File: flow/run.sh
#!/bin/bash
# the make line also repeats each setting of config.mk as NAME=value (left out here)
make -C /OpenROAD-flow-scripts/flow DESIGN_CONFIG=/design/flow/config.mk WORK_HOME=/design/flow/orfs CLKGATE_MAP_FILE= finish
File: flow/config.mk
export PLATFORM = sky130hd
export DESIGN_NAME = alu_unit
export DESIGN_NICKNAME = alu_unit
export VERILOG_FILES = /design/flow/design.v
export SDC_FILE = /design/flow/constraint.sdc
export NUM_CORES = 4
export LEC_CHECK = 0
export CAP_MARGIN = 25
export CELL_PAD_IN_SITES_DETAIL_PLACEMENT = 0
export CELL_PAD_IN_SITES_GLOBAL_PLACEMENT = 1
export CORE_ASPECT_RATIO = 0.51
export CORE_MARGIN = 2
export CORE_UTILIZATION = 51
export CTS_CLUSTER_SIZE = 51
export HOLD_SLACK_MARGIN = -0.08
export MIN_ROUTING_LAYER = met2
export PLACE_DENSITY_LB_ADDON = 0.11
export SLEW_MARGIN = 0
File: flow/constraint.sdc
create_clock -name core_clock -period 97.6 [get_ports {clk}]
set_input_delay 19.5200 -clock core_clock [delete_from_list [all_inputs] [get_ports {clk}]]
set_output_delay 19.5200 -clock core_clock [all_outputs]
set_load 0.01 [all_outputs]
File: flow/design.v
module ALU (
    input wire [4:0] ALUOp,
    input wire [31:0] A,
    input wire [31:0] B,
    output wire [31:0] Result,
    output wire ALUExp
);
  wire [31:0] add_sub_res;
  wire [31:0] slt_res;
  wire [31:0] sltu_res;
  wire [31:0] and_res;
  wire [31:0] nor_res;
  wire [31:0] or_res;
  wire [31:0] xor_res;
  wire [31:0] sll_res;
  wire [31:0] sr_res;
  wire [31:0] lui_res;
  wire [31:0] mul_res;   
  wire [31:0] andn_res;
  wire [31:0] orn_res;
  wire [63:0] sr64_result;
  wire [63:0] mul64_res;   
  wire [31:0] div_res;   
  wire        add_ovf;
  wire        sub_ovf;
  wire        div_exc;
  wire        add_exc;
  wire        sub_exc;
  wire [31:0] adder_a;
  wire [31:0] adder_b;
  wire        adder_cin;
  wire [31:0] adder_res;
  wire        adder_cout;
  assign adder_a = A;
  assign adder_b = (ALUOp == 5'b00001 | ALUOp == 5'b00010 | ALUOp == 5'b00011) ? ~B : B;
  assign adder_cin = (ALUOp == 5'b00001 | ALUOp == 5'b00010 | ALUOp == 5'b00011) ? 1'b1 : 1'b0;
  assign {adder_cout, adder_res} = adder_a + adder_b + adder_cin;
  assign add_sub_res = adder_res;
  assign add_exc = (adder_a[31] ~^ adder_b[31]) & (adder_a[31] ^ adder_res[31]);
  assign sub_exc = (adder_a[31] ~^ adder_b[31]) & (adder_a[31] ^ adder_res[31]);
  assign add_ovf = add_exc;
  assign sub_ovf = sub_exc;
  assign slt_res = {31'b0, ((A[31] & ~B[31]) | ((A[31] ~^ B[31]) & adder_res[31]))};
  assign sltu_res = {31'b0, ~adder_cout};
  assign and_res = A & B;
  assign or_res = A | B;
  assign andn_res = A & ~B;
  assign orn_res = A | ~B;
  assign nor_res = ~(A | B);
  assign xor_res = A ^ B;
  assign lui_res = B;
  assign sll_res = A << B[4:0];
  assign sr64_result = {{32{(ALUOp == 5'b01010) & A[31]}}, A[31:0]} >> B[4:0];
  assign sr_res = sr64_result[31:0];
  assign mul64_res = A * B;
  assign mul_res = mul64_res[31:0];
  assign div_res = (B == 32'b0) ? 32'b0 : A / B;
  assign div_exc = (B == 32'b0);
  assign Result = ({32{ALUOp == 5'b00000}}   & add_sub_res
                  |{32{ALUOp == 5'b00001}}   & add_sub_res
                  |{32{ALUOp == 5'b00010}}   & slt_res
                  |{32{ALUOp == 5'b00011}}  & sltu_res
                  |{32{ALUOp == 5'b00100}}   & and_res
                  |{32{ALUOp == 5'b00101}}   & nor_res
                  |{32{ALUOp == 5'b00110}}    & or_res
                  |{32{ALUOp == 5'b00111}}   & xor_res
                  |{32{ALUOp == 5'b01000}}   & sll_res
                  |{32{ALUOp == 5'b01001}}   & sr_res
                  |{32{ALUOp == 5'b01010}}   & sr_res
                  |{32{ALUOp == 5'b01011}}   & lui_res
                  |{32{ALUOp == 5'b01100}}  & andn_res
                  |{32{ALUOp == 5'b01101}}   & orn_res
                  |{32{ALUOp == 5'b01110}}   & mul_res
                  |{32{ALUOp == 5'b01111}}   & div_res
                  |{32{ALUOp == 5'b00000}} & 32'b0);
  assign ALUExp = ({1{ALUOp == 5'b00000}}    & add_ovf
                  |{1{ALUOp == 5'b00001}}    & sub_ovf
                  |{1{ALUOp == 5'b01111}}    & div_exc);
endmodule
module alu_unit (
    input  wire        clk,
    input  wire        rst,
    input  wire        in_valid,
    output wire        in_ready,
    input  wire [ 4:0] in_op,
    input  wire [31:0] in_a,
    input  wire [31:0] in_b,
    output reg         out_valid,
    output reg  [31:0] out_result,
    output reg         out_exc
);
  reg        v1;
  reg [ 4:0] op1;
  reg [31:0] a1;
  reg [31:0] b1;
  wire [31:0] alu_res;
  wire        alu_exc;
  assign in_ready = 1'b1;
  ALU u_alu (
      .ALUOp (op1),
      .A     (a1),
      .B     (b1),
      .Result(alu_res),
      .ALUExp(alu_exc)
  );
  always @(posedge clk) begin
    if (rst) begin
      v1        <= 1'b0;
      out_valid <= 1'b0;
    end else begin
      v1        <= in_valid;
      out_valid <= v1;
    end
    op1        <= in_op;
    a1         <= in_a;
    b1         <= in_b;
    out_result <= alu_res;
    out_exc    <= alu_exc;
  end
endmodule
==> results_dict.tcl, run 1 <==
# implementation run metrics
set metrics [dict create \
    status "did not finish" \
    failed_stage "global routing (5_1_grt)" \
    stop_error "[ERROR GRT-0116] Global routing finished with congestion. Check the congestion regions in the DRC Viewer." \
    io_pins 107 \
    cts_buffers 9 \
    cts.sinks 104 \
    synth.top_cell.area_share 0.186 \
    cts_hold_buf 0 \
    yosys-stat-area_um2 54800 \
    clock_tree.buffer_depth 2 \
    ys_types 102 \
    synthAoiAreaFrac 0.237 \
    portBuffers 105 \
    top_cells_by_count "nand2_1 (930), ha_1 (813), nor2_1 (698)" \
    fp_nets 8740 \
    synth.cellmix.simpleShare 0.206 \
    async_reset_ff_frac 0 \
    core_um2 106000 \
    yosys_cells 7446 \
    core_util_floorplan 0.517 \
    ctsRootBufferMaster "clkbuf_16" \
    post_cts_buffers 0 \
    cts_resized 0 \
    htreeDepth 3 \
    grt_remaining_overflow 6610 \
    synth.area.top_cells "ha_1 (19%), fa_1 (15%), nand2_1 (6.4%), nor2_1 (4.8%), xnor2_1 (4.7%)" \
    ys_ff 104 \
    edf_count 0 \
    xor_area_frac 0.0764 \
    die_w_um 463 \
    syn_avg_cell_area_um2 7.36 \
    synthTopLogicFamily "adder cells" \
    yosys.area.top_type "ha_1" \
    synth_area_um2 54800 \
    synthAdderAreaFrac 0.335 \
    place_hpwl_um 234000 \
    synth-warning-count 1 \
    postSynthCellCount 7446 \
    yosysSeqAreaShare 0.0380 \
    die_area_um2 110000 \
    grt_usage 0.997 \
    gp_congestion 1.39 \
    preCtsSetupSlack_ns 12.38 \
    die_h_um 238 \
    row_count 85 \
    ff_type "dfxtp_1" \
    top_cell "nand2_1" \
    ys_sh_mux 0.0379 \
]
## per-stage QoR
stage,std cells,hold slack [ns],cell area [um2]
3_3_place_gp,8821,0.424,57800
3_5_place_dp,8831,0.445,57900
2_1_floorplan,7446,0.414,54800
4_1_cts,8847,0.460,58200
## routing by layer
metal,GRT overflow,global-route usage
met4,140,0.687
met5,421,1.05
met3,5801,1.29
met2,248,0.905
met1,-,-
==> run 2: changes to the inputs <==
Settings changed: CAP_MARGIN 25 to 0, CELL_PAD_IN_SITES_DETAIL_PLACEMENT 0 to 2, CELL_PAD_IN_SITES_GLOBAL_PLACEMENT 1 to 3, CORE_ASPECT_RATIO 0.51 to 0.55, CORE_MARGIN 2 to 6, CORE_UTILIZATION 51 to 29, CTS_CLUSTER_DIAMETER from default to 246, CTS_CLUSTER_SIZE 51 to 48, GPL_ROUTABILITY_DRIVEN from default to 1, GPL_TIMING_DRIVEN from default to 0, HOLD_SLACK_MARGIN -0.08 to 0.1, MAX_ROUTING_LAYER from default to met4, PLACE_DENSITY_LB_ADDON 0.11 to 0.21, SETUP_SLACK_MARGIN from default to 3.91, SLEW_MARGIN 0 to 35, TNS_END_PERCENT from default to 75.
Clock period 97.6 ns to 36.0 ns, I/O delays scaled along.
==> results_dict.tcl, run 2 <==
# implementation run metrics
set metrics [dict create \
    status "did not finish" \
    failed_stage "global routing (5_1_grt)" \
    stop_error "[ERROR GRT-0116] Global routing finished with congestion. Check the congestion regions in the DRC Viewer." \
    gp_congestion 1.28 \
    ys_ff 104 \
    cts.sinks 104 \
    postSynthCellCount 7446 \
    ff_type "dfxtp_1" \
    place_hpwl_um 349000 \
    die_h_um 334 \
    cts_buffers 9 \
    synth_area_um2 54800 \
    portBuffers 105 \
    synth.cellmix.simpleShare 0.206 \
    core_util_floorplan 0.294 \
    ys_types 102 \
    edf_count 0 \
    synthAoiAreaFrac 0.237 \
    core_um2 186000 \
    yosys_cells 7446 \
    row_count 117 \
    synth.top_cell.area_share 0.186 \
    cts_hold_buf 0 \
    yosysSeqAreaShare 0.0380 \
    die_w_um 598 \
    grt_remaining_overflow 7693 \
    clock_tree.buffer_depth 2 \
    ys_sh_mux 0.0379 \
    htreeDepth 3 \
    synthAdderAreaFrac 0.335 \
    xor_area_frac 0.0764 \
    yosys-stat-area_um2 54800 \
    top_cells_by_count "nand2_1 (930), ha_1 (813), nor2_1 (698)" \
    synth-warning-count 1 \
    grt_usage 0.911 \
    yosys.area.top_type "ha_1" \
    top_cell "nand2_1" \
    async_reset_ff_frac 0 \
    syn_avg_cell_area_um2 7.36 \
    place_area_um2 62400 \
    synthTopLogicFamily "adder cells" \
    die_area_um2 200000 \
    synth.area.top_cells "ha_1 (19%), fa_1 (15%), nand2_1 (6.4%), nor2_1 (4.8%), xnor2_1 (4.7%)" \
    ctsRootBufferMaster "clkbuf_16" \
    fp_nets 8740 \
    io_pins 107 \
]
run 2: metal layers:
layer	overflow	global-route usage
met5	-	-
met4	251	0.576
met3	7142	1.15
met2	300	0.884
met1	-	-
run 2: what timing repair did:
| item | in CTS |
|---|---|
| setup endpoints to repair | 18 |
| resized | 1020 |
| pin swaps | 408 |
| gates cloned | 7 |
| buffers inserted | 641 |
run 2: stage by stage:
stage	instances	setup slack, ns
global placement	10050	-51.78
detailed placement	10101	-49.50
floorplan	7446	-21.98
CTS	10765	-27.92
==> run 3: changes to the inputs <==
Settings changed: CAP_MARGIN 0 to 20, CELL_PAD_IN_SITES_DETAIL_PLACEMENT 2 to default, CELL_PAD_IN_SITES_GLOBAL_PLACEMENT 3 to default, CORE_ASPECT_RATIO 0.55 to default, CORE_MARGIN 6 to 2, CORE_UTILIZATION 29 to 59, CTS_CLUSTER_DIAMETER 246 to default, CTS_CLUSTER_SIZE 48 to default, GPL_ROUTABILITY_DRIVEN 1 to default, GPL_TIMING_DRIVEN 0 to default, HOLD_SLACK_MARGIN 0.1 to default, MAX_ROUTING_LAYER met4 to default, MIN_ROUTING_LAYER met2 to default, PLACE_DENSITY_LB_ADDON 0.21 to default, SETUP_SLACK_MARGIN 3.91 to default, SLEW_MARGIN 35 to 20, TNS_END_PERCENT 75 to default.
Clock period 36.0 ns to 43.8 ns, I/O delays scaled along.
==> results_dict.tcl, run 3 <==
# implementation run metrics
set metrics [dict create \
    io_pins 107 \
    die_area_um2 95300 \
    grt_remaining_overflow 419 \
    syn_avg_cell_area_um2 7.36 \
    top_cell "nand2_1" \
    core_util_floorplan 0.597 \
    cts_hold_buf 0 \
    place_hpwl_um 219000 \
    ff_type "dfxtp_1" \
    edf_count 0 \
    ys_sh_mux 0.0379 \
    portBuffers 105 \
    cts_buffers 9 \
    yosys_cells 7446 \
    grt_usage 0.836 \
    synth.cellmix.simpleShare 0.206 \
    synth.area.top_cells "ha_1 (19%), fa_1 (15%), nand2_1 (6.4%), nor2_1 (4.8%), xnor2_1 (4.7%)" \
    ctsRootBufferMaster "clkbuf_16" \
    yosys.area.top_type "ha_1" \
    yosys-stat-area_um2 54800 \
    die_w_um 309 \
    synth-warning-count 1 \
    clock_tree.buffer_depth 2 \
    status "did not finish" \
    stop_error "[ERROR GRT-0232] Routing congestion too high. Check the congestion heatmap in the GUI." \
    top_cells_by_count "nand2_1 (930), ha_1 (813), nor2_1 (698)" \
    cts.sinks 104 \
    postSynthCellCount 7446 \
    ys_ff 104 \
    async_reset_ff_frac 0 \
    synth.top_cell.area_share 0.186 \
    yosysSeqAreaShare 0.0380 \
    failed_stage "global routing (5_1_grt)" \
    core_um2 91800 \
    dp.cells 10545 \
    synthTopLogicFamily "adder cells" \
    synth_area_um2 54800 \
    fp_nets 8740 \
    htreeDepth 3 \
    die_h_um 309 \
    row_count 111 \
    xor_area_frac 0.0764 \
    ys_types 102 \
    gp_congestion 1.13 \
    synthAoiAreaFrac 0.237 \
    preCtsSetupSlack_ns -18.42 \
    synthAdderAreaFrac 0.335 \
]
[run 3: timing repair]
item / 4_1_cts
pin swaps: 254
buffers inserted: 250
cloned: 5
setup endpoints to repair: 8
hold endpoints to repair: 0
resized: 503
[run 3: metrics by stage]
stage | instance area [um2] | setup TNS [ns]
global placement | 73500 | -68.44
floorplan | 56900 | -50.19
detailed placement | 73500 | -76.59
CTS | 78400 | -51.18
[run 3: routing by layer]
metal  track usage  GRT overflow
met3         0.744            14
met1         0.830            13
met5         0.449             1
met2         0.960           231
met4         0.822           160
==> run 4: changes to the inputs <==
Settings changed: CAP_MARGIN 20 to 35, CELL_PAD_IN_SITES_GLOBAL_PLACEMENT from default to 3, CORE_UTILIZATION 59 to 29, CTS_CLUSTER_DIAMETER from default to 105, CTS_CLUSTER_SIZE from default to 48, GPL_ROUTABILITY_DRIVEN from default to 1, GPL_TIMING_DRIVEN from default to 0, HOLD_SLACK_MARGIN from default to 0.1, MAX_ROUTING_LAYER from default to met4, MIN_ROUTING_LAYER from default to met2, PLACE_DENSITY_LB_ADDON from default to 0.21.
Clock period 43.8 ns to 84.3 ns, I/O delays scaled along.
==> results_dict.tcl, run 4 <==
# implementation run metrics
set metrics [dict create \
    yosys.area.top_type "ha_1" \
    ys_sh_mux 0.0379 \
    failed_stage "global routing (5_1_grt)" \
    row_count 159 \
    ys_ff 104 \
    synthAdderAreaFrac 0.335 \
    fp_nets 8740 \
    grt_usage 0.623 \
    clock_tree.buffer_depth 2 \
    synth.top_cell.area_share 0.186 \
    synthAoiAreaFrac 0.237 \
    portBuffers 105 \
    top_cell "nand2_1" \
    yosys_cells 7446 \
    place_area_um2 60900 \
    synth-warning-count 1 \
    die_w_um 439 \
    status "did not finish" \
    synthTopLogicFamily "adder cells" \
    synth_area_um2 54800 \
    htreeDepth 3 \
    yosysSeqAreaShare 0.0380 \
    cts_buffers 9 \
    core_um2 188000 \
    core_util_floorplan 0.292 \
    gp_congestion 1.21 \
    cts_hold_buf 0 \
    ys_types 102 \
    die_area_um2 192000 \
    ff_type "dfxtp_1" \
    cts.sinks 104 \
    edf_count 0 \
    postSynthCellCount 7446 \
    io_pins 107 \
    async_reset_ff_frac 0 \
    die_h_um 439 \
    yosys-stat-area_um2 54800 \
    synth.cellmix.simpleShare 0.206 \
    preCtsSetupSlack_ns -16.34 \
    synth.area.top_cells "ha_1 (19%), fa_1 (15%), nand2_1 (6.4%), nor2_1 (4.8%), xnor2_1 (4.7%)" \
    grt_remaining_overflow 9 \
    syn_avg_cell_area_um2 7.36 \
    ctsRootBufferMaster "clkbuf_16" \
    place_hpwl_um 293000 \
    stop_error "[ERROR GRT-0116] Global routing finished with congestion. Check the congestion regions in the DRC Viewer." \
    top_cells_by_count "nand2_1 (930), ha_1 (813), nor2_1 (698)" \
    xor_area_frac 0.0764 \
]
==> run 4: per-layer routing <==
layer	global-route usage	GRT overflow
met1	-	-
met2	0.676	0
met3	0.773	9
met4	0.260	0
met5	-	-
==> run 4: what timing repair did <==
action,4_1_cts
pin swaps,9
endpoints found under the setup margin,5
buffers inserted,12
resized,171
gates cloned,0
==> run 4: stage by stage <==
step / instances / hold slack, ns
floorplan: 7446 / 0.414
CTS: 10199 / 0.469
detailed placement: 10179 / 0.450
global placement: 10046 / 0.420
==> run 5: changes to the inputs <==
Settings changed: CAP_MARGIN 35 to 30, CELL_PAD_IN_SITES_GLOBAL_PLACEMENT 3 to default, CORE_MARGIN 2 to 4, CORE_UTILIZATION 29 to 53, CTS_CLUSTER_DIAMETER 105 to 391, CTS_CLUSTER_SIZE 48 to 98, GPL_ROUTABILITY_DRIVEN 1 to default, GPL_TIMING_DRIVEN 0 to default, HOLD_SLACK_MARGIN 0.1 to 0.02, MAX_ROUTING_LAYER met4 to default, MIN_ROUTING_LAYER met2 to default, PLACE_DENSITY from default to 0.6, PLACE_DENSITY_LB_ADDON 0.21 to default, TNS_END_PERCENT from default to 20.
Clock period 84.3 ns to 64.0 ns, I/O delays scaled along.
==> results_dict.tcl, run 5 <==
# metrics dict for downstream scripts
set metrics [dict create \
    status "timing/DRC/antenna clean" \
    crit_top_cell "buf_4" \
    fmax_mhz 16.0 \
    cts_tree "yes" \
    comb_power_w 0.00291 \
    intPower_w 0.00120 \
    power.group.top "combinational cells" \
    fin_crit_sh 0.976 \
    wl_um 277000 \
    crit_path_start "b1[0]" \
    cp_top_family "AND-OR/OR-AND gates" \
    r2r_cells 305 \
    synth.top_cell.area_share 0.186 \
    worstHoldEndpoint "out_valid" \
    fp_nets 8740 \
    clk_latency_ns 0.42 \
    synth_area_um2 54800 \
    syn_to_final_growth_pct 28.6 \
    fin_skew_ns 0.0326 \
    nets 10003 \
    cts_buffers 9 \
    crit_path_start_kind "flip-flop" \
    grt_remaining_overflow 0 \
    first_global_vias 62991 \
    netSwitchingPower_w 0.00185 \
    synthTopLogicFamily "adder cells" \
    hold_path.startpoint "v1" \
    worstPathRequired_ns 64.29 \
    antenna_left 0 \
    slowest_stage "or4_1" \
    top_cells_by_count "nand2_1 (930), ha_1 (813), nor2_1 (698)" \
    synth-warning-count 1 \
    hold_viol 0 \
    xor_area_frac 0.0764 \
    drt_pass1_iterations 9 \
    ys_sh_mux 0.0379 \
    row_count 117 \
    synthAoiAreaFrac 0.237 \
    hold_class "reg2reg" \
    r2r-start "b1[0]" \
    cts.sinks 104 \
    fin_setup_tns_ns 0 \
    num_vias 66343 \
    power_frac_comb 0.953 \
    period_needed_ns 62.45 \
    core_um2 102000 \
    async_reset_ff_frac 0 \
    crit_type "reg2reg" \
    ff_type "dfxtp_1" \
    holdPathStages 1 \
    crit_fanout 14 \
    wl_per_cell_um 27.4 \
    power_frac_seq 0.027 \
    ys_types 102 \
    ctsRootBufferMaster "clkbuf_16" \
    warning_count 130 \
    p_seq_w 0.0000818 \
    yosys_cells 7446 \
    r2r-end "out_result[0]" \
    p_leak_nw 34.3 \
    grt_usage 0.487 \
    die_w_um 329 \
    drc 0 \
    top_cell "nand2_1" \
    synthAdderAreaFrac 0.335 \
    tightest_slew_ns 1.30 \
    peakVddDrop_uv 315 \
    crit_buf_inv 43 \
    portBuffers 105 \
    grt_antenna_before_repair 19 \
    clkPwrFrac 0.020 \
    yosys-stat-area_um2 54800 \
    cp_num_cells 305 \
    vias_per_cell 6.57 \
    relSlewSlack 0.134 \
    layout.area.comb_um2 51400 \
    synth.area.top_cells "ha_1 (19%), fa_1 (15%), nand2_1 (6.4%), nor2_1 (4.8%), xnor2_1 (4.7%)" \
    rrSetupSlack_ns 1.55 \
    yosysSeqAreaShare 0.0380 \
    grt_first_pass_wirelength_um 396000 \
    endpoint "out_result[0]" \
    die_h_um 329 \
    clk_pin_slew_worst_paths_ns 0.09 \
    power_w 0.00306 \
    drv_cap 0 \
    maxSlewViolCount 0 \
    drt_iter0_markers 8837 \
    power.density_nw_per_um2 43.4 \
    ys_ff 104 \
    cts_hold_buf 0 \
    yosys.area.top_type "ha_1" \
    core_util_floorplan 0.536 \
    place_hpwl_um 214000 \
    clock_tree.buffer_depth 2 \
    fillers 8822 \
    postSynthCellCount 7446 \
    edf_count 0 \
    syn_avg_cell_area_um2 7.36 \
    end_kind "flip-flop" \
    htreeDepth 3 \
    die_area_um2 109000 \
    powerClk_w 0.0000621 \
    register_area_um2 2110 \
    grt_max_degree 111 \
    synth.cellmix.simpleShare 0.206 \
    switching_share 0.606 \
    io_pins 107 \
    arrival_ns 62.74 \
    max_stage_delay_ns 0.55 \
    finalSetupViolations 0 \
    gp_congestion 1.12 \
]
-- run 5: repair_timing --
item | 4_1_cts | 5_1_grt
gates resized | 102 | 400
endpoints found under the setup margin | 2 | 3
gates cloned | 0 | 4
pin swaps | 13 | 145
setup buffers | 16 | 97
-- run 5: area by class of cell --
| type | count | area share |
|---|---|---|
| multi-input cells | 6334 | 0.729 |
| repair buffers | 1594 | 0.176 |
| inverters | 666 | 0.0356 |
| flip-flops and latches | 104 | 0.0300 |
| well taps | 1368 | 0.0243 |
| clock buffers | 11 | 0.00330 |
| clock inverters | 4 | 0.000764 |
| diodes | 13 | 0.000462 |
-- run 5: routing by layer --
layer  GRT usage  part of all wire
met4       0.352             0.092
met3       0.175              0.15
met2       0.696              0.40
met5     0.00665           0.00073
met1       0.602              0.36
-- run 5: stage by stage --
| stage | utilization | worst slack (ns) | hold slack, ns | instances | instance area (um2) |
|---|---|---|---|---|---|
| finish | 0.689 | 1.55 | 0.458 | 10094 | 70400 |
| CTS | 0.663 | 0.0126 | 0.462 | 9977 | 67700 |
| global route | 0.689 | -0.687 | 0.476 | 10081 | 70400 |
| detailed placement | 0.655 | -3.59 | 0.430 | 9946 | 66900 |
| floorplan | - | 0.0407 | 0.414 | 7446 | 55000 |
| global placement | 0.654 | -3.29 | 0.423 | 9944 | 66900 |
==> run 6: changes to the inputs <==
Settings changed: ABC_AREA from default to 1, CAP_MARGIN 30 to 20, CORE_MARGIN 4 to 2, CORE_UTILIZATION 53 to 69, CTS_CLUSTER_DIAMETER 391 to 363, CTS_CLUSTER_SIZE 98 to 99, HOLD_SLACK_MARGIN 0.02 to default, TNS_END_PERCENT 20 to default.
Clock period 64.0 ns to 61.5 ns, I/O delays scaled along.
==> results_dict.tcl, run 6 <==
# implementation run metrics
set metrics [dict create \
    portBuffers 105 \
    yosys.area.top_type "ha_1" \
    synth_area_um2 56000 \
    die_area_um2 83500 \
    top_cells_by_count "nand2_1 (2258), inv_1 (1500), ha_1 (813)" \
    io_pins 107 \
    yosys-stat-area_um2 56000 \
    synth.top_cell.area_share 0.182 \
    top_cell "nand2_1" \
    gp_congestion 1.29 \
    dp.cells 10862 \
    yosysSeqAreaShare 0.0372 \
    synthAoiAreaFrac 0.158 \
    syn_avg_cell_area_um2 6.51 \
    grt_usage 0.859 \
    yosys_cells 8609 \
    place_hpwl_um 176000 \
    die_w_um 289 \
    ctsRootBufferMaster "clkbuf_16" \
    core_um2 80400 \
    ff_type "dfxtp_1" \
    fp_nets 9903 \
    cts_buffers 9 \
    synth.area.top_cells "ha_1 (18%), nand2_1 (15%), fa_1 (15%), inv_1 (10%), a21oi_1 (5.0%)" \
    synth.cellmix.simpleShare 0.269 \
    status "did not finish" \
    cts.sinks 104 \
    xor_area_frac 0.0697 \
    ys_sh_mux 0.00500 \
    async_reset_ff_frac 0 \
    stop_error "[ERROR GRT-0232] Routing congestion too high. Check the congestion heatmap in the GUI." \
    cts_hold_buf 0 \
    core_util_floorplan 0.697 \
    failed_stage "global routing (5_1_grt)" \
    synthTopLogicFamily "adder cells" \
    synthAdderAreaFrac 0.328 \
    grt_remaining_overflow 831 \
    ys_types 91 \
    edf_count 0 \
    ys_ff 104 \
    clock_tree.buffer_depth 2 \
    synth-warning-count 1 \
    postSynthCellCount 8609 \
    place_area_um2 67400 \
    htreeDepth 3 \
    die_h_um 289 \
    row_count 104 \
]
==> run 6: timing repair <==
item,CTS
setup buffers,86
gates resized,372
setup endpoints to repair,3
cloned,5
endpoints found under the hold margin,0
pin swaps,143
==> run 6: layer usage <==
metal,GRT usage,overflow
met5,0.504,5
met4,0.870,242
met3,0.763,76
met2,0.982,441
met1,0.844,67
==> run 6: through the flow <==
stage               setup slack (ns)   util
floorplan                     0.0535      -
global placement              -0.538  0.838
detailed placement             -3.91  0.838
CTS                          0.00858  0.872
==> run 7: changes to the inputs <==
Settings changed: CORE_UTILIZATION 69 to 72, CTS_CLUSTER_DIAMETER 363 to 167, CTS_CLUSTER_SIZE 99 to 96.
Clock period 61.5 ns to 43.1 ns, I/O delays scaled along.
==> results_dict.tcl, run 7 <==
# implementation run metrics
set metrics [dict create \
    io_pins 107 \
    top_cells_by_count "nand2_1 (2258), inv_1 (1500), ha_1 (813)" \
    synth.area.top_cells "ha_1 (18%), nand2_1 (15%), fa_1 (15%), inv_1 (10%), a21oi_1 (5.0%)" \
    place_area_um2 73500 \
    die_area_um2 80100 \
    yosys-stat-area_um2 56000 \
    gp_congestion 1.31 \
    syn_avg_cell_area_um2 6.51 \
    top_cell "nand2_1" \
    yosys.area.top_type "ha_1" \
    synthTopLogicFamily "adder cells" \
    synthAoiAreaFrac 0.158 \
    yosys_cells 8609 \
    die_h_um 283 \
    fp_nets 9903 \
    synth.cellmix.simpleShare 0.269 \
    failed_stage "clock tree synthesis (4_1_cts)" \
    dp.cells 11471 \
    ys_sh_mux 0.00500 \
    xor_area_frac 0.0697 \
    place_hpwl_um 225000 \
    die_w_um 283 \
    ys_ff 104 \
    ys_types 91 \
    synth_area_um2 56000 \
    async_reset_ff_frac 0 \
    stop_error "[ERROR DPL-0038] Utilization greater than 100%, impossible to legalize" \
    portBuffers 105 \
    synth-warning-count 1 \
    row_count 102 \
    status "did not finish" \
    synthAdderAreaFrac 0.328 \
    postSynthCellCount 8609 \
    ff_type "dfxtp_1" \
    synth.top_cell.area_share 0.182 \
    edf_count 0 \
    core_util_floorplan 0.726 \
    yosysSeqAreaShare 0.0372 \
    core_um2 77200 \
]
[run 7: per-stage QoR]
| step | util | setup slack (ns) |
|---|---|---|
| global placement | 0.952 | -17.12 |
| detailed placement | 0.952 | -25.09 |
| floorplan | - | -15.09 |
==> run 8: changes to the inputs <==
Settings changed: ABC_AREA 1 to default, CORE_UTILIZATION 72 to 40, CTS_CLUSTER_DIAMETER 167 to default, CTS_CLUSTER_SIZE 96 to default, SETUP_SLACK_MARGIN from default to 2.44.
Clock period 43.1 ns to 63.2 ns, I/O delays scaled along.
==> results_dict.tcl, run 8 <==
# metrics dict for downstream scripts
set metrics [dict create \
    preCtsSetupSlack_ns -3.79 \
    io_pins 107 \
    drt_pass1_iterations 7 \
    crit_buf_inv 45 \
    ctsRootBufferMaster "clkbuf_16" \
    edf_count 0 \
    num_vias 65677 \
    synth.area.top_cells "ha_1 (19%), fa_1 (15%), nand2_1 (6.4%), nor2_1 (4.8%), xnor2_1 (4.7%)" \
    syn_avg_cell_area_um2 7.36 \
    slowest_stage "o21ai_0" \
    synthTopLogicFamily "adder cells" \
    design_area_um2 75000 \
    holdPathStages 1 \
    max_stage_delay_ns 0.53 \
    warning_count 133 \
    p_seq_w 0.0000846 \
    crit_type "reg2reg" \
    die_h_um 374 \
    clock_tree.buffer_depth 2 \
    end_kind "flip-flop" \
    period_needed_ns 60.73 \
    syn_to_final_growth_pct 36.9 \
    power.density_nw_per_um2 42.5 \
    yosys.area.top_type "ha_1" \
    endpoint "out_result[0]" \
    drv_cap 0 \
    ys_ff 104 \
    place_area_um2 69100 \
    cts.sinks 104 \
    row_count 135 \
    vias_per_cell 6.07 \
    relSlewSlack 0.239 \
    comb_power_w 0.00304 \
    grt_antenna_before_repair 15 \
    die_area_um2 140000 \
    peakVddDrop_uv 243 \
    r2r-start "b1[0]" \
    die_w_um 374 \
    cts_hold_buf 0 \
    finalSetupViolations 0 \
    clk_pin_slew_worst_paths_ns 0.13 \
    powerClk_w 0.0000677 \
    crit_top_cell "buf_4" \
    cp_num_cells 300 \
    fp_nets 8740 \
    intPower_w 0.00124 \
    yosys_cells 7446 \
    hold_viol 0 \
    xor_area_frac 0.0764 \
    cts_tree "yes" \
    wl_per_cell_um 26.8 \
    crit_path_start "b1[0]" \
    crit_fanout 12 \
    first_global_vias 63169 \
    p_leak_nw 36.2 \
    nets 10322 \
    rrSetupSlack_ns 2.47 \
    synthAoiAreaFrac 0.237 \
    top_cells_by_count "nand2_1 (930), ha_1 (813), nor2_1 (698)" \
    arrival_ns 61.12 \
    synth.top_cell.area_share 0.186 \
    r2r-end "out_result[0]" \
    tightest_slew_ns 1.13 \
    grt_usage 0.394 \
    finalWorstSetupSlack_ns 2.47 \
    core_util_floorplan 0.404 \
    ys_types 102 \
    ff_type "dfxtp_1" \
    clkPwrFrac 0.021 \
    hold_class "reg2reg" \
    hold_path.startpoint "v1" \
    worstPathRequired_ns 63.59 \
    synth_area_um2 54800 \
    core_um2 136000 \
    maxSlewViolCount 0 \
    yosysSeqAreaShare 0.0380 \
    grt_first_pass_wirelength_um 412000 \
    grt_remaining_overflow 0 \
    switching_share 0.611 \
    async_reset_ff_frac 0 \
    wl_um 290000 \
    synthAdderAreaFrac 0.335 \
    power.group.top "combinational cells" \
    fin_crit_sh 0.961 \
    cp_top_family "AND-OR/OR-AND gates" \
    drt_iter0_markers 6975 \
    hold-worst-slack_ns 0.477 \
    cts_buffers 9 \
    fin_skew_ns 0.0485 \
    fmax_mhz 16.5 \
    gp_congestion 1.06 \
    clk_latency_ns 0.46 \
    status "timing/DRC/antenna clean" \
    portBuffers 105 \
    drc 0 \
    power_frac_comb 0.952 \
    top_cell "nand2_1" \
    antenna_left 0 \
    ys_sh_mux 0.0379 \
    place_hpwl_um 224000 \
    r2r_cells 300 \
    grt_max_degree 104 \
    postSynthCellCount 7446 \
    worstHoldEndpoint "out_valid" \
    htreeDepth 3 \
    crit_path_start_kind "flip-flop" \
    power_frac_seq 0.027 \
    synth-warning-count 1 \
    rsz0062_at_grt "true" \
    yosys-stat-area_um2 54800 \
    netSwitchingPower_w 0.00195 \
    synth.cellmix.simpleShare 0.206 \
]
-- run 8: final cells by class --
cell class	count	area, um2
Clock inverter	7	88.8
Fill cell	12888	60700
Antenna cell	4	10.0
Clock buffer	9	225
Multi-Input combinational cell	6337	52700
Inverter	666	2500
Timing Repair Buffer	1910	15000
Tap cell	1781	2230
Sequential cell	104	2110
-- run 8: stage by stage --
step	std cells	power, W	util	setup TNS (ns)
2_1_floorplan	7446	0.00187	-	0
4_1_cts	10685	0.00301	0.527	0
5_1_grt	10815	0.00339	0.553	0
6_report	10818	0.00319	0.553	0
3_3_place_gp	10555	0.00286	0.510	-3.73
3_5_place_dp	10555	0.00290	0.510	-5.29
-- run 8: metal layers --
layer,track usage,vias to the layer above,wire length [um]
li1,-,29363,-
met1,0.497,31721,114000
met2,0.602,3582,124000
met3,0.0960,1000,31400
met4,0.244,11,21000
met5,0,-,100
-- run 8: timing repair --
| action | in CTS | in global routing |
|---|---|---|
| pin swaps | 114 | 254 |
| gates cloned | 3 | 3 |
| setup buffers | 111 | 125 |
| endpoints found under the setup margin | 3 | 3 |
| gates resized | 284 | 467 |
==> run 9: changes to the inputs <==
Settings changed: ABC_AREA from default to 1, CAP_MARGIN 20 to 0, CORE_UTILIZATION 40 to 68, CTS_CLUSTER_DIAMETER from default to 206, CTS_CLUSTER_SIZE from default to 64, HOLD_SLACK_MARGIN from default to 0.29, SETUP_SLACK_MARGIN 2.44 to default.
Clock period 63.2 ns to 64.0 ns, I/O delays scaled along.
==> results_dict.tcl, run 9 <==
# metrics dict for downstream scripts
set metrics [dict create \
    async_reset_ff_frac 0 \
    crit_path_start "a1[25]" \
    register_area_um2 2100 \
    clkPwrFrac 0.029 \
    crit_top_cell "nand2_2" \
    grt_antenna_before_repair 21 \
    finalSetupViolations 2 \
    synth_area_um2 56000 \
    peakVddDrop_uv 125 \
    synth.top_cell.area_share 0.182 \
    ys_types 91 \
    core_um2 81800 \
    layout.area.comb_um2 51100 \
    portBuffers 105 \
    r2r_cells 522 \
    intPower_w 0.000899 \
    violations "negative setup slack" \
    preCtsSetupSlack_ns -3.31 \
    crit_type "reg2reg" \
    vias_per_cell 6.52 \
    rsz0062_at_grt "true" \
    crit_fanout 14 \
    tightest_slew_ns 1.21 \
    status "finished with violations" \
    fillers 5478 \
    row_count 105 \
    first_global_vias 58363 \
    r2r-end "out_result[0]" \
    grt_max_degree 71 \
    slowest_stage "nor2_1" \
    power_frac_comb 0.933 \
    die_h_um 291 \
    ctsRootBufferMaster "clkbuf_16" \
    comb_power_w 0.00205 \
    ys_sh_mux 0.00500 \
    power_frac_seq 0.038 \
    fmax_mhz 14.8 \
    fin_skew_ns 0.0248 \
    top_cell "nand2_1" \
    antenna_left 0 \
    core_util_floorplan 0.685 \
    drc 0 \
    htreeDepth 3 \
    grt_first_pass_wirelength_um 324000 \
    relSlewSlack 0.193 \
    yosys_cells 8609 \
    clk_latency_ns 0.43 \
    hold_viol 0 \
    fin_setup_tns_ns -5.38 \
    gp_congestion 1.29 \
    powerClk_w 0.0000643 \
    yosys.area.top_type "ha_1" \
    power.density_nw_per_um2 32.6 \
    die_area_um2 84700 \
    nets 10360 \
    clk_pin_slew_worst_paths_ns 0.10 \
    endpoint "out_result[0]" \
    max_stage_delay_ns 0.69 \
    fp_nets 9903 \
    yosys-stat-area_um2 56000 \
    p_leak_nw 35.6 \
    worstPathRequired_ns 64.30 \
    synth-warning-count 1 \
    grt_remaining_overflow 0 \
    drt_pass1_iterations 17 \
    synth.area.top_cells "ha_1 (18%), nand2_1 (15%), fa_1 (15%), inv_1 (10%), a21oi_1 (5.0%)" \
    hold-worst-slack_ns 0.408 \
    place_hpwl_um 163000 \
    num_vias 66185 \
    warning_count 129 \
    cts_buffers 9 \
    stdcell_count 10157 \
    ff_type "dfxtp_1" \
    ys_ff 104 \
    synth.cellmix.simpleShare 0.269 \
    cts_tree "yes" \
    yosysSeqAreaShare 0.0372 \
    fin_crit_sh 1.06 \
    holdPathStages 2 \
    drt_iter0_markers 10210 \
    cp_num_cells 522 \
    wl_per_cell_um 23.8 \
    syn_avg_cell_area_um2 6.51 \
    synthAoiAreaFrac 0.158 \
    synthAdderAreaFrac 0.328 \
    rrSetupSlack_ns -3.69 \
    edf_count 0 \
    netSwitchingPower_w 0.00129 \
    cts_hold_buf 0 \
    worstHoldEndpoint "out_valid" \
    dp.cells 9898 \
    end_kind "flip-flop" \
    arrival_ns 68.00 \
    xor_area_frac 0.0697 \
    cts.sinks 104 \
    die_w_um 291 \
    top_cells_by_count "nand2_1 (2258), inv_1 (1500), ha_1 (813)" \
    maxSlewViolCount 0 \
    p_seq_w 0.0000822 \
    power_w 0.00219 \
    syn_to_final_growth_pct 19.9 \
    period_needed_ns 67.69 \
    drv_cap 0 \
    hold_class "reg2reg" \
    crit_buf_inv 89 \
    synthTopLogicFamily "adder cells" \
    hold_path.startpoint "v1" \
    finalWorstSetupSlack_ns -3.69 \
    crit_path_start_kind "flip-flop" \
    cp_top_family "simple AND/OR/NAND/NOR gates" \
    clock_tree.buffer_depth 2 \
    postSynthCellCount 8609 \
    io_pins 107 \
    power.group.top "combinational cells" \
    grt_usage 0.490 \
    r2r-start "a1[25]" \
    switching_share 0.590 \
    wl_um 242000 \
]
-- run 9: metrics by stage --
step	area, um2	utilization
2_1_floorplan	56000	-
6_report	67200	0.821
3_3_place_gp	60100	0.734
5_1_grt	67200	0.821
4_1_cts	61200	0.748
3_5_place_dp	60100	0.734
-- run 9: area by class of cell --
class,instances,area share
Clock inverter,6,0.000856
Sequential cell,104,0.0312
Multi-Input combinational cell,6638,0.761
Timing Repair Buffer,745,0.0938
Tap cell,1070,0.0199
Timing Repair inverter,6,0.000707
Inverter,1562,0.0885
Antenna cell,16,0.000596
Clock buffer,10,0.00356
-- run 9: repair_timing --
action                     CTS  global route
pin swaps                   29           411
hold endpoints to repair     0             0
gates resized              149           897
cloned                       3            15
buffers inserted            29           180
setup endpoints to repair    2             4
-- run 9: metal layers --
layer / vias up / routed length [um] / GRT usage / part of all wire
li1: 28458 / - / - / -
met1: 29925 / 80700 / 0.604 / 0.33
met2: 5692 / 95200 / 0.727 / 0.39
met3: 2084 / 40000 / 0.167 / 0.17
met4: 26 / 25800 / 0.321 / 0.11
met5: - / 300 / 0.00794 / 0.0012
==> run 10: changes to the inputs <==
Settings changed: CAP_MARGIN 0 to 20, CORE_UTILIZATION 68 to 53, CTS_CLUSTER_DIAMETER 206 to default, CTS_CLUSTER_SIZE 64 to 48, GPL_ROUTABILITY_DRIVEN from default to 1, GPL_TIMING_DRIVEN from default to 1, HOLD_SLACK_MARGIN 0.29 to default, PLACE_DENSITY 0.6 to default, SETUP_SLACK_MARGIN from default to -2.0.
Clock period 64.0 ns to 35.1 ns, I/O delays scaled along.
==> results_dict.tcl, run 10 <==
# metrics dict for downstream scripts
set metrics [dict create \
    violations "negative setup slack" \
    crit_fanout 7 \
    row_count 119 \
    max_stage_delay_ns 0.51 \
    place_area_um2 74700 \
    arrival_ns 65.05 \
    synth.cellmix.simpleShare 0.269 \
    synth_area_um2 56000 \
    holdPathStages 2 \
    postSynthCellCount 8609 \
    clkPwrFrac 0.027 \
    crit_buf_inv 108 \
    relSlewSlack 0.0867 \
    synthAdderAreaFrac 0.328 \
    htreeDepth 3 \
    finalWorstSetupSlack_ns -29.64 \
    cts_buffers 9 \
    hold_viol 0 \
    r2r_cells 504 \
    wl_um 283000 \
    power_frac_comb 0.938 \
    yosys_cells 8609 \
    async_reset_ff_frac 0 \
    power.density_nw_per_um2 51.4 \
    status "finished with violations" \
    ff_type "dfxtp_1" \
    fp_nets 9903 \
    yosysSeqAreaShare 0.0372 \
    grt_antenna_before_repair 17 \
    place_hpwl_um 197000 \
    fin_setup_tns_ns -185.28 \
    gp_congestion 1.11 \
    core_um2 105000 \
    antenna_left 0 \
    vias_per_cell 5.88 \
    syn_avg_cell_area_um2 6.51 \
    r2r-end "out_result[0]" \
    grt_max_degree 67 \
    synth.top_cell.area_share 0.182 \
    r2r-start "b1[28]" \
    top_cells_by_count "nand2_1 (2258), inv_1 (1500), ha_1 (813)" \
    die_w_um 329 \
    p_seq_w 0.000150 \
    synthTopLogicFamily "adder cells" \
    rrSetupSlack_ns -29.64 \
    maxSlewViolCount 0 \
    p_leak_nw 44.9 \
    ys_sh_mux 0.00500 \
    grt_usage 0.472 \
    power.group.top "combinational cells" \
    intPower_w 0.00183 \
    power_frac_seq 0.035 \
    crit_type "reg2reg" \
    grt_remaining_overflow 0 \
    yosys.area.top_type "ha_1" \
    synth.area.top_cells "ha_1 (18%), nand2_1 (15%), fa_1 (15%), inv_1 (10%), a21oi_1 (5.0%)" \
    ys_ff 104 \
    top_cell "nand2_1" \
    layout.area.comb_um2 52100 \
    cts_hold_buf 0 \
    synth-warning-count 1 \
    period_needed_ns 64.74 \
    io_pins 107 \
    rsz0062_at_grt "true" \
    crit_path_start "b1[28]" \
    design_area_um2 83000 \
    ctsRootBufferMaster "clkbuf_16" \
    worstPathRequired_ns 35.41 \
    cp_num_cells 504 \
    cts.sinks 104 \
    drt_pass1_iterations 10 \
    syn_to_final_growth_pct 48.1 \
    netSwitchingPower_w 0.00243 \
    slowest_stage "o31ai_1" \
    hold_class "reg2reg" \
    crit_path_start_kind "flip-flop" \
    cp_top_family "AND-OR/OR-AND gates" \
    warning_count 131 \
    fmax_mhz 15.4 \
    drt_iter0_markers 7521 \
    crit_top_cell "nand2_2" \
    die_area_um2 108000 \
    peakVddDrop_uv 276 \
    synthAoiAreaFrac 0.158 \
    clock_tree.buffer_depth 2 \
    drv_cap 0 \
    tightest_slew_ns 1.36 \
    register_area_um2 2110 \
    clk_pin_slew_worst_paths_ns 0.11 \
    first_global_vias 69879 \
    yosys-stat-area_um2 56000 \
    die_h_um 329 \
    edf_count 0 \
    fin_crit_sh 1.84 \
    finalSetupViolations 12 \
    core_util_floorplan 0.533 \
    cts_tree "yes" \
    switching_share 0.570 \
    wl_per_cell_um 22.8 \
    hold_path.startpoint "v1" \
    endpoint "out_result[0]" \
    clk_latency_ns 0.43 \
    end_kind "flip-flop" \
    grt_first_pass_wirelength_um 394000 \
    powerClk_w 0.000117 \
    num_vias 72789 \
    fin_skew_ns 0.0343 \
    ys_types 91 \
    fillers 7098 \
    xor_area_frac 0.0697 \
    portBuffers 105 \
    nets 12256 \
    drc 0 \
    comb_power_w 0.00400 \
    preCtsSetupSlack_ns -28.90 \
    worstHoldEndpoint "out_valid" \
]
[run 10: final cells by class]
type                       count  area share
antenna                       13    0.000392
clock buffer                  11     0.00305
multi-input combinational   6639       0.628
timing repair buffer        2641       0.249
timing repair inverter         5    0.000558
clock inverter                 5    0.000482
tap                         1391      0.0210
inverter                    1562      0.0721
sequential                   104      0.0254
[run 10: what timing repair did]
action	4_1_cts	5_1_grt
pin swaps	254	388
cloned	11	4
gates resized	474	544
setup buffers	280	151
setup endpoints to repair	11	12
[run 10: per-layer routing]
layer  up-vias  global-route usage  wire (um)
met2      4784               0.734     120000
li1      32246                   -          -
met4        16               0.344      27800
met5         -                   0        110
met1     33943               0.554     100000
met3      1800               0.137      35000
[run 10: through the flow]
stage	total power (W)	util	instances	hold slack [ns]
6_report	0.00426	0.790	12371	0.399
5_1_grt	0.00473	0.789	12358	0.403
4_1_cts	0.00406	0.755	12212	0.404
3_5_place_dp	0.00385	0.711	11915	0.423
3_3_place_gp	0.00373	0.711	11915	0.390
2_1_floorplan	0.00274	-	8609	0.388
==> run 11: changes to the inputs <==
Settings changed: CORE_UTILIZATION 53 to 68, CTS_CLUSTER_DIAMETER from default to 255, CTS_CLUSTER_SIZE 48 to 74, GPL_ROUTABILITY_DRIVEN 1 to default, GPL_TIMING_DRIVEN 1 to default, SETUP_SLACK_MARGIN -2.0 to 3.52.
Clock period 35.1 ns to 31.9 ns, I/O delays scaled along.
==> results_dict.tcl, run 11 <==
# implementation run metrics
set metrics [dict create \
    status "did not finish" \
    failed_stage "global routing (5_1_grt)" \
    stop_error "[ERROR GRT-0116] Global routing finished with congestion. Check the congestion regions in the DRC Viewer." \
    die_w_um 291 \
    io_pins 107 \
    core_um2 81800 \
    cts_hold_buf 0 \
    cts.sinks 104 \
    ff_type "dfxtp_1" \
    yosys-stat-area_um2 56000 \
    grt_usage 0.993 \
    yosys.area.top_type "ha_1" \
    row_count 105 \
    ys_ff 104 \
    syn_avg_cell_area_um2 6.51 \
    synth.cellmix.simpleShare 0.269 \
    synthAoiAreaFrac 0.158 \
    clock_tree.buffer_depth 2 \
    htreeDepth 3 \
    yosys_cells 8609 \
    top_cell "nand2_1" \
    cts_buffers 9 \
    ctsRootBufferMaster "clkbuf_16" \
    die_area_um2 84700 \
    ys_sh_mux 0.00500 \
    synthTopLogicFamily "adder cells" \
    synth.top_cell.area_share 0.182 \
    async_reset_ff_frac 0 \
    place_hpwl_um 193000 \
    core_util_floorplan 0.685 \
    edf_count 0 \
    yosysSeqAreaShare 0.0372 \
    gp_congestion 1.27 \
    dp.cells 11487 \
    synth.area.top_cells "ha_1 (18%), nand2_1 (15%), fa_1 (15%), inv_1 (10%), a21oi_1 (5.0%)" \
    xor_area_frac 0.0697 \
    top_cells_by_count "nand2_1 (2258), inv_1 (1500), ha_1 (813)" \
    grt_remaining_overflow 3759 \
    synthAdderAreaFrac 0.328 \
    synth_area_um2 56000 \
    postSynthCellCount 8609 \
    synth-warning-count 1 \
    ys_types 91 \
    portBuffers 105 \
    fp_nets 9903 \
    die_h_um 291 \
]
-- run 11: stage by stage --
step	TNS [ns]	setup WS [ns]	hold slack (ns)	area (um2)
CTS	-186.40	-29.09	0.411	79300
detailed placement	-217.51	-32.31	0.397	73500
global placement	-178.38	-28.33	0.390	73500
floorplan	-155.71	-26.29	0.388	57500
-- run 11: timing repair --
| item | in CTS |
|---|---|
| pin swaps | 337 |
| buffers inserted | 370 |
| endpoints found under the setup margin | 15 |
| cloned | 12 |
| resized | 520 |
-- run 11: routing by layer --
metal | overflow | global-route usage
met5 | 34 | 0.791
met4 | 890 | 1.04
met3 | 274 | 0.905
met2 | 2303 | 1.12
met1 | 258 | 0.939
==> run 12: changes to the inputs <==
Settings changed: ABC_AREA 1 to default, CAP_MARGIN 20 to 0, CELL_PAD_IN_SITES_GLOBAL_PLACEMENT from default to 3, CORE_ASPECT_RATIO from default to 0.55, CORE_UTILIZATION 68 to 29, CTS_CLUSTER_DIAMETER 255 to 246, CTS_CLUSTER_SIZE 74 to 48, GPL_ROUTABILITY_DRIVEN from default to 1, GPL_TIMING_DRIVEN from default to 0, HOLD_SLACK_MARGIN from default to 0.1, MAX_ROUTING_LAYER from default to met4, MIN_ROUTING_LAYER from default to met2, PLACE_DENSITY_LB_ADDON from default to 0.21, SETUP_SLACK_MARGIN 3.52 to default, SLEW_MARGIN 20 to 35, TNS_END_PERCENT from default to 20.
Clock period 31.9 ns to 43.1 ns, I/O delays scaled along.
==> results_dict.tcl, run 12 <==
# implementation run metrics
set metrics [dict create \
    die_w_um 590 \
    cts_hold_buf 0 \
    async_reset_ff_frac 0 \
    cts_buffers 9 \
    dp.cells 10139 \
    synthAoiAreaFrac 0.237 \
    clock_tree.buffer_depth 2 \
    yosysSeqAreaShare 0.0380 \
    die_area_um2 193000 \
    top_cells_by_count "nand2_1 (930), ha_1 (813), nor2_1 (698)" \
    postSynthCellCount 7446 \
    ys_ff 104 \
    cts.sinks 104 \
    yosys-stat-area_um2 54800 \
    gp_congestion 1.28 \
    row_count 118 \
    synth.top_cell.area_share 0.186 \
    stop_error "[ERROR GRT-0116] Global routing finished with congestion. Check the congestion regions in the DRC Viewer." \
    grt_usage 0.895 \
    failed_stage "global routing (5_1_grt)" \
    place_area_um2 62800 \
    xor_area_frac 0.0764 \
    synth_area_um2 54800 \
    synth.area.top_cells "ha_1 (19%), fa_1 (15%), nand2_1 (6.4%), nor2_1 (4.8%), xnor2_1 (4.7%)" \
    grt_remaining_overflow 8084 \
    place_hpwl_um 332000 \
    ys_sh_mux 0.0379 \
    yosys.area.top_type "ha_1" \
    fp_nets 8740 \
    core_util_floorplan 0.291 \
    ys_types 102 \
    yosys_cells 7446 \
    status "did not finish" \
    ff_type "dfxtp_1" \
    io_pins 107 \
    die_h_um 326 \
    htreeDepth 3 \
    synth.cellmix.simpleShare 0.206 \
    top_cell "nand2_1" \
    synthAdderAreaFrac 0.335 \
    ctsRootBufferMaster "clkbuf_16" \
    synth-warning-count 1 \
    syn_avg_cell_area_um2 7.36 \
    edf_count 0 \
    portBuffers 105 \
    synthTopLogicFamily "adder cells" \
    core_um2 188000 \
]
## run 12: metal layers
layer,global-route usage,overflow
met5,-,-
met4,0.476,122
met3,1.18,7823
met2,0.862,139
met1,-,-
## run 12: repair_timing
| item | in CTS |
|---|---|
| cloned | 4 |
| buffers inserted | 451 |
| endpoints found under the setup margin | 13 |
| resized | 833 |
| pin swaps | 323 |
## run 12: metrics by stage
step	setup TNS [ns]	utilization	worst slack (ns)	hold WS [ns]	total power, W
detailed placement	-287.34	0.334	-41.21	0.432	0.00454
CTS	-92.18	0.379	-20.58	0.457	0.00476
global placement	-346.75	0.325	-47.36	0.419	0.00446
floorplan	-55.40	-	-14.89	0.414	0.00276
==> run 13: changes to the inputs <==
Settings changed: ABC_AREA from default to 1, CAP_MARGIN 0 to 20, CELL_PAD_IN_SITES_GLOBAL_PLACEMENT 3 to default, CORE_ASPECT_RATIO 0.55 to default, CORE_UTILIZATION 29 to 72, CTS_CLUSTER_DIAMETER 246 to 28, CTS_CLUSTER_SIZE 48 to 74, GPL_ROUTABILITY_DRIVEN 1 to default, GPL_TIMING_DRIVEN 0 to default, HOLD_SLACK_MARGIN 0.1 to default, MAX_ROUTING_LAYER met4 to default, MIN_ROUTING_LAYER met2 to default, PLACE_DENSITY_LB_ADDON 0.21 to default, SETUP_SLACK_MARGIN from default to 3.52, SLEW_MARGIN 35 to 0, TNS_END_PERCENT 20 to default.
Clock period 43.1 ns to 31.9 ns, I/O delays scaled along.
==> results_dict.tcl, run 13 <==
# implementation run metrics
set metrics [dict create \
    die_area_um2 80100 \
    yosysSeqAreaShare 0.0372 \
    synth-warning-count 1 \
    synthAdderAreaFrac 0.328 \
    synth_area_um2 56000 \
    synthTopLogicFamily "adder cells" \
    yosys_cells 8609 \
    io_pins 107 \
    failed_stage "clock tree synthesis (4_1_cts)" \
    top_cells_by_count "nand2_1 (2258), inv_1 (1500), ha_1 (813)" \
    gp_congestion 1.35 \
    synth.cellmix.simpleShare 0.269 \
    edf_count 0 \
    core_util_floorplan 0.726 \
    ys_ff 104 \
    postSynthCellCount 8609 \
    top_cell "nand2_1" \
    core_um2 77200 \
    synth.area.top_cells "ha_1 (18%), nand2_1 (15%), fa_1 (15%), inv_1 (10%), a21oi_1 (5.0%)" \
    die_h_um 283 \
    dp.cells 11461 \
    async_reset_ff_frac 0 \
    xor_area_frac 0.0697 \
    stop_error "[ERROR DPL-0038] Utilization greater than 100%, impossible to legalize" \
    place_hpwl_um 222000 \
    syn_avg_cell_area_um2 6.51 \
    ys_sh_mux 0.00500 \
    fp_nets 9903 \
    preCtsSetupSlack_ns -36.05 \
    yosys-stat-area_um2 56000 \
    synthAoiAreaFrac 0.158 \
    ys_types 91 \
    row_count 102 \
    portBuffers 105 \
    die_w_um 283 \
    yosys.area.top_type "ha_1" \
    synth.top_cell.area_share 0.182 \
    status "did not finish" \
    ff_type "dfxtp_1" \
]
run 13: through the flow:
| step | cell area, um2 | power [W] | hold WS, ns | setup TNS [ns] |
|---|---|---|---|---|
| floorplan | 57500 | 0.00302 | 0.388 | -155.71 |
| global placement | 73500 | 0.00404 | 0.390 | -177.73 |
| detailed placement | 73500 | 0.00455 | 0.433 | -256.14 |
==> run 14: changes to the inputs <==
Settings changed: CORE_UTILIZATION 72 to 66, CTS_CLUSTER_DIAMETER 28 to default, CTS_CLUSTER_SIZE 74 to default, MAX_ROUTING_LAYER from default to met4, PLACE_DENSITY from default to 0.6, SETUP_SLACK_MARGIN 3.52 to default, SLEW_MARGIN 0 to 20.
Clock period 31.9 ns to 60.8 ns, I/O delays scaled along.
==> results_dict.tcl, run 14 <==
# implementation run metrics
set metrics [dict create \
    yosysSeqAreaShare 0.0372 \
    ctsRootBufferMaster "clkbuf_16" \
    io_pins 107 \
    core_um2 83800 \
    yosys_cells 8609 \
    synth-warning-count 1 \
    die_w_um 295 \
    synth.cellmix.simpleShare 0.269 \
    gp_congestion 1.37 \
    synth_area_um2 56000 \
    xor_area_frac 0.0697 \
    ff_type "dfxtp_1" \
    synth.area.top_cells "ha_1 (18%), nand2_1 (15%), fa_1 (15%), inv_1 (10%), a21oi_1 (5.0%)" \
    synth.top_cell.area_share 0.182 \
    ys_sh_mux 0.00500 \
    dp.cells 11513 \
    clock_tree.buffer_depth 2 \
    cts.sinks 104 \
    htreeDepth 3 \
    top_cell "nand2_1" \
    synthAdderAreaFrac 0.328 \
    synthAoiAreaFrac 0.158 \
    die_h_um 295 \
    core_util_floorplan 0.669 \
    cts_hold_buf 0 \
    portBuffers 105 \
    edf_count 0 \
    grt_remaining_overflow 4291 \
    place_area_um2 71900 \
    row_count 106 \
    cts_buffers 9 \
    die_area_um2 87300 \
    place_hpwl_um 186000 \
    postSynthCellCount 8609 \
    grt_usage 0.996 \
    synthTopLogicFamily "adder cells" \
    yosys.area.top_type "ha_1" \
    async_reset_ff_frac 0 \
    fp_nets 9903 \
    ys_ff 104 \
    syn_avg_cell_area_um2 6.51 \
    top_cells_by_count "nand2_1 (2258), inv_1 (1500), ha_1 (813)" \
    yosys-stat-area_um2 56000 \
    ys_types 91 \
    stop_error "[ERROR GRT-0232] Routing congestion too high. Check the congestion heatmap in the GUI." \
    status "did not finish" \
    failed_stage "global routing (5_1_grt)" \
]
run 14: routing by layer:
metal	GRT overflow	GRT usage
met3	350	0.880
met2	2660	1.14
met4	893	1.06
met5	-	-
met1	388	0.925
run 14: stage by stage:
step / setup TNS [ns] / power, W / setup WS, ns / util
after floorplan: 0 / 0.00157 / 0.0324 / -
after global placement: -0.945 / 0.00212 / -0.945 / 0.858
after detailed placement: -6.85 / 0.00226 / -4.37 / 0.858
after CTS: -0.892 / 0.00238 / -0.892 / 0.895
run 14: what timing repair did:
action	4_1_cts
endpoints found under the setup margin	3
buffers inserted	122
gates resized	378
pin swaps	153
cloned	10
hold endpoints to repair	0
==> run 15: changes to the inputs <==
Settings changed: CTS_CLUSTER_DIAMETER from default to 206, CTS_CLUSTER_SIZE from default to 64, HOLD_SLACK_MARGIN from default to -0.08, MAX_ROUTING_LAYER met4 to default.
Clock period 60.8 ns to 55.4 ns, I/O delays scaled along.
==> results_dict.tcl, run 15 <==
# implementation run metrics
set metrics [dict create \
    yosys_cells 8609 \
    edf_count 0 \
    synthAoiAreaFrac 0.158 \
    grt_remaining_overflow 866 \
    die_h_um 295 \
    synth.cellmix.simpleShare 0.269 \
    stop_error "[ERROR GRT-0116] Global routing finished with congestion. Check the congestion regions in the DRC Viewer." \
    yosysSeqAreaShare 0.0372 \
    postSynthCellCount 8609 \
    clock_tree.buffer_depth 2 \
    xor_area_frac 0.0697 \
    status "did not finish" \
    async_reset_ff_frac 0 \
    gp_congestion 1.21 \
    synthTopLogicFamily "adder cells" \
    failed_stage "global routing (5_1_grt)" \
    cts.sinks 104 \
    synth-warning-count 1 \
    ys_ff 104 \
    synth.area.top_cells "ha_1 (18%), nand2_1 (15%), fa_1 (15%), inv_1 (10%), a21oi_1 (5.0%)" \
    portBuffers 105 \
    htreeDepth 3 \
    ctsRootBufferMaster "clkbuf_16" \
    preCtsSetupSlack_ns -8.95 \
    row_count 106 \
    ff_type "dfxtp_1" \
    synth_area_um2 56000 \
    ys_sh_mux 0.00500 \
    die_area_um2 87300 \
    yosys.area.top_type "ha_1" \
    cts_buffers 9 \
    die_w_um 295 \
    synth.top_cell.area_share 0.182 \
    yosys-stat-area_um2 56000 \
    ys_types 91 \
    cts_hold_buf 0 \
    grt_usage 0.880 \
    top_cell "nand2_1" \
    synthAdderAreaFrac 0.328 \
    core_um2 83800 \
    core_util_floorplan 0.669 \
    fp_nets 9903 \
    place_hpwl_um 201000 \
    syn_avg_cell_area_um2 6.51 \
    top_cells_by_count "nand2_1 (2258), inv_1 (1500), ha_1 (813)" \
    io_pins 107 \
]
run 15: per-layer routing:
metal / global-route usage / GRT overflow
met5: 0.583 / 5
met4: 0.918 / 275
met3: 0.776 / 25
met2: 1.00 / 516
met1: 0.855 / 45
run 15: timing repair:
item | in CTS
setup buffers | 248
setup endpoints to repair | 4
gates resized | 444
pin swaps | 249
cloned | 8
run 15: stage by stage:
step	setup TNS, ns	power (W)	instances	instance area [um2]	hold WS (ns)
4_1_cts	-9.64	0.00269	11813	77400	0.428
3_5_place_dp	-21.94	0.00256	11541	73100	0.413
3_3_place_gp	-10.38	0.00233	11541	73100	0.396
2_1_floorplan	-4.35	0.00173	8609	57100	0.388
==> run 16: changes to the inputs <==
Settings changed: CORE_UTILIZATION 66 to 69, CTS_CLUSTER_DIAMETER 206 to default, CTS_CLUSTER_SIZE 64 to 96, HOLD_SLACK_MARGIN -0.08 to default.
Clock period 55.4 ns to 46.0 ns, I/O delays scaled along.
==> results_dict.tcl, run 16 <==
# implementation run metrics
set metrics [dict create \
    status "did not finish" \
    failed_stage "clock tree synthesis (4_1_cts)" \
    stop_error "[ERROR DPL-0033] detailed placement checks failed during check placement." \
    async_reset_ff_frac 0 \
    dp.cells 11487 \
    synth.cellmix.simpleShare 0.269 \
    syn_avg_cell_area_um2 6.51 \
    yosys-stat-area_um2 56000 \
    synthTopLogicFamily "adder cells" \
    portBuffers 105 \
    postSynthCellCount 8609 \
    synthAdderAreaFrac 0.328 \
    ys_types 91 \
    top_cells_by_count "nand2_1 (2258), inv_1 (1500), ha_1 (813)" \
    synth-warning-count 1 \
    place_hpwl_um 199000 \
    die_area_um2 83500 \
    core_um2 80400 \
    core_util_floorplan 0.697 \
    die_w_um 289 \
    ys_ff 104 \
    yosys.area.top_type "ha_1" \
    edf_count 0 \
    synth.area.top_cells "ha_1 (18%), nand2_1 (15%), fa_1 (15%), inv_1 (10%), a21oi_1 (5.0%)" \
    synth.top_cell.area_share 0.182 \
    gp_congestion 1.34 \
    ys_sh_mux 0.00500 \
    die_h_um 289 \
    io_pins 107 \
    synthAoiAreaFrac 0.158 \
    row_count 104 \
    top_cell "nand2_1" \
    xor_area_frac 0.0697 \
    yosysSeqAreaShare 0.0372 \
    ff_type "dfxtp_1" \
    synth_area_um2 56000 \
    fp_nets 9903 \
    yosys_cells 8609 \
]
## run 16: metrics by stage
| stage | setup WS [ns] | area [um2] | total power (W) | setup TNS [ns] |
|---|---|---|---|---|
| global placement | -15.06 | 73500 | 0.00281 | -54.24 |
| floorplan | -12.26 | 57500 | 0.00209 | -38.96 |
| detailed placement | -19.00 | 73500 | 0.00308 | -78.76 |
==> run 17: changes to the inputs <==
Settings changed: ABC_AREA 1 to default, CAP_MARGIN 20 to 0, CORE_MARGIN 2 to 4, CORE_UTILIZATION 69 to 30, CTS_CLUSTER_DIAMETER from default to 391, CTS_CLUSTER_SIZE 96 to 97, GPL_TIMING_DRIVEN from default to 0, PLACE_DENSITY 0.6 to default, PLACE_DENSITY_LB_ADDON from default to 0.18, TNS_END_PERCENT from default to 20.
Clock period 46.0 ns to 64.0 ns, I/O delays scaled along.
==> results_dict.tcl, run 17 <==
# metrics dict for downstream scripts
set metrics [dict create \
    ff_type "dfxtp_1" \
    top_cells_by_count "nand2_1 (930), ha_1 (813), nor2_1 (698)" \
    hold_path.startpoint "v1" \
    ctsRootBufferMaster "clkbuf_16" \
    drc 0 \
    fin_crit_sh 1.03 \
    cp_top_family "AND-OR/OR-AND gates" \
    intPower_w 0.00114 \
    hold_class "reg2reg" \
    synth-warning-count 1 \
    synth.top_cell.area_share 0.186 \
    cts_tree "yes" \
    fp_nets 8740 \
    top_cell "nand2_1" \
    synth.area.top_cells "ha_1 (19%), fa_1 (15%), nand2_1 (6.4%), nor2_1 (4.8%), xnor2_1 (4.7%)" \
    worstPathRequired_ns 64.27 \
    power.group.top "combinational cells" \
    xor_area_frac 0.0764 \
    vias_per_cell 5.97 \
    status "finished with violations" \
    grt_usage 0.298 \
    max_stage_delay_ns 0.67 \
    drv_cap 0 \
    fmax_mhz 15.2 \
    synthAoiAreaFrac 0.237 \
    crit_path_start "b1[2]" \
    synthTopLogicFamily "adder cells" \
    grt_remaining_overflow 0 \
    rrSetupSlack_ns -1.76 \
    syn_to_final_growth_pct 20.6 \
    power.density_nw_per_um2 48.0 \
    stdcell_count 10216 \
    portBuffers 105 \
    yosys_cells 7446 \
    grt_antenna_before_repair 15 \
    r2r-start "b1[2]" \
    powerClk_w 0.0000702 \
    syn_avg_cell_area_um2 7.36 \
    crit_type "reg2reg" \
    core_um2 181000 \
    switching_share 0.639 \
    synth.cellmix.simpleShare 0.206 \
    synthAdderAreaFrac 0.335 \
    nets 9126 \
    cts_buffers 9 \
    die_area_um2 189000 \
    end_kind "flip-flop" \
    die_h_um 435 \
    warning_count 129 \
    crit_path_start_kind "flip-flop" \
    relSlewSlack 0.146 \
    clk_pin_slew_worst_paths_ns 0.08 \
    wl_per_cell_um 28.8 \
    hold-worst-slack_ns 0.443 \
    fin_skew_ns 0.0290 \
    postSynthCellCount 7446 \
    rsz0062_at_grt "true" \
    power_frac_seq 0.027 \
    clkPwrFrac 0.022 \
    first_global_vias 59465 \
    async_reset_ff_frac 0 \
    preCtsSetupSlack_ns -28.24 \
    clk_latency_ns 0.46 \
    p_leak_nw 29.8 \
    power_frac_comb 0.951 \
    maxSlewViolCount 0 \
    ys_ff 104 \
    drt_pass1_iterations 9 \
    clock_tree.buffer_depth 2 \
    row_count 156 \
    tightest_slew_ns 1.27 \
    gp_congestion 1.10 \
    slowest_stage "or4b_2" \
    synth_area_um2 54800 \
    peakVddDrop_uv 252 \
    arrival_ns 66.03 \
    place_hpwl_um 232000 \
    drt_iter0_markers 6306 \
    p_seq_w 0.0000863 \
    crit_buf_inv 47 \
    wl_um 294000 \
    ys_types 102 \
    cts.sinks 104 \
    hold_viol 0 \
    comb_power_w 0.00301 \
    io_pins 107 \
    r2r_cells 315 \
    grt_max_degree 34 \
    dp.cells 9937 \
    core_util_floorplan 0.302 \
    finalWorstSetupSlack_ns -1.76 \
    edf_count 0 \
    yosysSeqAreaShare 0.0380 \
    netSwitchingPower_w 0.00203 \
    ys_sh_mux 0.0379 \
    worstHoldEndpoint "out_valid" \
    htreeDepth 3 \
    violations "negative setup slack" \
    yosys-stat-area_um2 54800 \
    yosys.area.top_type "ha_1" \
    die_w_um 435 \
    finalSetupViolations 1 \
    r2r-end "out_result[0]" \
    cp_num_cells 315 \
    antenna_left 0 \
    holdPathStages 1 \
    crit_top_cell "ha_1" \
    crit_fanout 10 \
    grt_first_pass_wirelength_um 418000 \
    period_needed_ns 65.76 \
    num_vias 60951 \
    endpoint "out_result[0]" \
]
-- run 17: cell type report --
cell class / instances / area [um2]
Multi-Input combinational cell: 6334 / 52300
Sequential cell: 104 / 2100
Clock buffer: 9 / 225
Buffer: 327 / 2210
Antenna cell: 9 / 22.5
Tap cell: 2370 / 2970
Fill cell: 19223 / 115000
Clock inverter: 7 / 124
Inverter: 666 / 2540
Timing Repair Buffer: 390 / 3570
-- run 17: repair_timing --
item                                    CTS  global route
gates cloned                              3             0
endpoints found under the setup margin    8             2
pin swaps                               200            18
buffers inserted                        254            11
resized                                 853            42
hold buffers                              0             0
endpoints found under the hold margin     0             0
-- run 17: metrics by stage --
step                      power, W  setup TNS [ns]  utilization  cell area, um2
after global routing       0.00340           -6.04        0.365           66000
after detailed placement   0.00290         -123.62        0.328           59400
after floorplan            0.00184               0            -           55000
after global placement     0.00289         -122.19        0.326           59000
after CTS                  0.00304               0        0.363           65800
final                      0.00317           -1.76        0.365           66000
-- run 17: routing by layer --
layer,wire [um],share of wire,GRT usage,vias to the layer above
met5,44,0.00015,0,-
met4,23100,0.079,0.190,6
met3,27100,0.092,0.0635,821
met2,126000,0.43,0.461,3201
met1,118000,0.40,0.376,29924
li1,-,-,-,26999
Power is estimated from default activity; no workload was simulated.
